==> flow/design.v (excerpt) <==
module LASER (
    input CLK,
    input RST,
    input [3:0] X,
    input [3:0] Y,
    output reg [3:0] C1X,
    output reg [3:0] C1Y,
    output reg [3:0] C2X,
    output reg [3:0] C2Y,
    output reg DONE);
  parameter DATA_WIDTH      = 4;
  parameter VALID_POINT_NUM = 40;
  parameter VALID_POINT_NUM_BY_FOUR = 10;
  parameter ITER_NUM        = 4;
  parameter VALID_PTS_WIDTH       = 6;
  parameter RADIUS = 4;
  integer idx,depth;
  reg[6:0] currentState, nextState;
  localparam IDLE         = 7'b0000001;
  localparam RD_DATA      = 7'b0000010;
  localparam FIRST_TRY_C1 = 7'b0000100;
  localparam FIND_C2      = 7'b0001000;
  localparam FIND_C1      = 7'b0010000;
  localparam EVAL         = 7'b0100000;
  localparam FINISH         = 7'b1000000;
  wire state_IDLE         = currentState[0];
  wire state_RD_DATA      = currentState[1];
  wire state_FIRST_TRY_C1 = currentState[2];
  wire state_FIND_C2      = currentState[3];
  wire state_FIND_C1      = currentState[4];
  wire state_EVAL         = currentState[5];
  wire state_DONE         = currentState[6];
  reg[5:0] valid_pts_cnt;
  reg[DATA_WIDTH-1:0] row_ptr,col_ptr;
  reg[2:0] iters_cnt ;
  wire[1:0] rd_data_in_switch = valid_pts_cnt[1:0];
  reg[VALID_PTS_WIDTH-1:0] curr_valid_Num_acc_ff;
  reg[VALID_PTS_WIDTH-1:0] best_Num_ff;
  reg[DATA_WIDTH-1:0] bestC1X_ff,bestC1Y_ff,bestC2X_ff,bestC2Y_ff;
  reg[DATA_WIDTH-1:0] valid_pts_X_cir_buf[0:VALID_POINT_NUM_BY_FOUR-1][0:3];
  reg[DATA_WIDTH-1:0] valid_pts_Y_cir_buf[0:VALID_POINT_NUM_BY_FOUR-1][0:3];
  reg [VALID_PTS_WIDTH-1:0] det_inside_C1;
  reg [VALID_PTS_WIDTH-1:0] det_inside_C2;
  reg [VALID_PTS_WIDTH-1:0] curr_valid_Num_acc_wr;
  wire[3:0] pt_is_in;
  wire[DATA_WIDTH-1:0] current_validX1 = valid_pts_X_cir_buf[VALID_POINT_NUM_BY_FOUR-1][0];
  wire[DATA_WIDTH-1:0] current_validY1 = valid_pts_Y_cir_buf[VALID_POINT_NUM_BY_FOUR-1][0];
  wire[DATA_WIDTH-1:0] current_validX2 = valid_pts_X_cir_buf[VALID_POINT_NUM_BY_FOUR-1][1];
  wire[DATA_WIDTH-1:0] current_validY2 = valid_pts_Y_cir_buf[VALID_POINT_NUM_BY_FOUR-1][1];
  wire[DATA_WIDTH-1:0] current_validX3 = valid_pts_X_cir_buf[VALID_POINT_NUM_BY_FOUR-1][2];
  ...
For scale: about 390 flip-flops, roughly 27 I/O pins.
Settings: LEC_CHECK=0, ABC_AREA=1, CAP_MARGIN=0, CELL_PAD_IN_SITES_DETAIL_PLACEMENT=1, CORE_MARGIN=4, CORE_UTILIZATION=23, CTS_CLUSTER_DIAMETER=129, GPL_TIMING_DRIVEN=0, HOLD_SLACK_MARGIN=0.14, MAX_ROUTING_LAYER=met4, MIN_ROUTING_LAYER=met2, PLACE_DENSITY_LB_ADDON=0.02, SLEW_MARGIN=30, TNS_END_PERCENT=70; clock period 9.85 ns.
run.sh (not shown) runs the stock make flow with config.mk's settings and CLKGATE_MAP_FILE=.
Change:
CAP_MARGIN = 20   (was 0)
CELL_PAD_IN_SITES_DETAIL_PLACEMENT = unset   (was 1)
CORE_MARGIN = 2   (was 4)
CORE_UTILIZATION = 40   (was 23)
CTS_CLUSTER_DIAMETER = unset   (was 129)
CTS_CLUSTER_SIZE = 40   (was unset)
GPL_ROUTABILITY_DRIVEN = 0   (was unset)
HOLD_SLACK_MARGIN = unset   (was 0.14)
MIN_ROUTING_LAYER = unset   (was met2)
PLACE_DENSITY_LB_ADDON = 0.2   (was 0.02)
SETUP_SLACK_MARGIN = -0.06   (was unset)
SLEW_MARGIN = 20   (was 30)
TNS_END_PERCENT = unset   (was 70)
clock period = 10.0 ns   (was 9.85 ns; I/O delays follow)
Clock skew barely changes.
Maximum frequency increases by 8.2%.
Worst setup slack improves by 730 ps.
Die area decreases by 44%.
Via count decreases by 28%.
Non-clock buffer count does not change.
Core utilization increases by 18 points.
Routed wire length decreases by 24%.
Sequential power decreases by about 2%.
Change:
ABC_AREA = unset   (was 1)
CTS_CLUSTER_SIZE = unset   (was 40)
GPL_ROUTABILITY_DRIVEN = unset   (was 0)
GPL_TIMING_DRIVEN = unset   (was 0)
MAX_ROUTING_LAYER = unset   (was met4)
PLACE_DENSITY_LB_ADDON = unset   (was 0.2)
SETUP_SLACK_MARGIN = unset   (was -0.06)
clock period = 6.5 ns   (was 10.0 ns; I/O delays follow)
- The new run completed without violations
- wire length fell by 1.5%
- sequential power came out higher by 71%
- cell area goes up by about 3%
Change:
ABC_AREA = 1   (was unset)
CORE_UTILIZATION = 68   (was 40)
clock period = 7.55 ns   (was 6.5 ns; I/O delays follow)
Effect: Sequential power drops by 22%. Power drops by 24%. Routed wire length climbs by 1.5%.
Change:
ABC_AREA = unset   (was 1)
CORE_UTILIZATION = 66   (was 68)
clock period = 5.43 ns   (was 7.55 ns; I/O delays follow)
After rerunning:
- The changed run completed, yet does not pass: negative setup slack
- die size came out higher by 0.50%
- power grows by 68%
- count of clock-buffer cells in the layout is unchanged
Power and IR drop assume default switching activity.
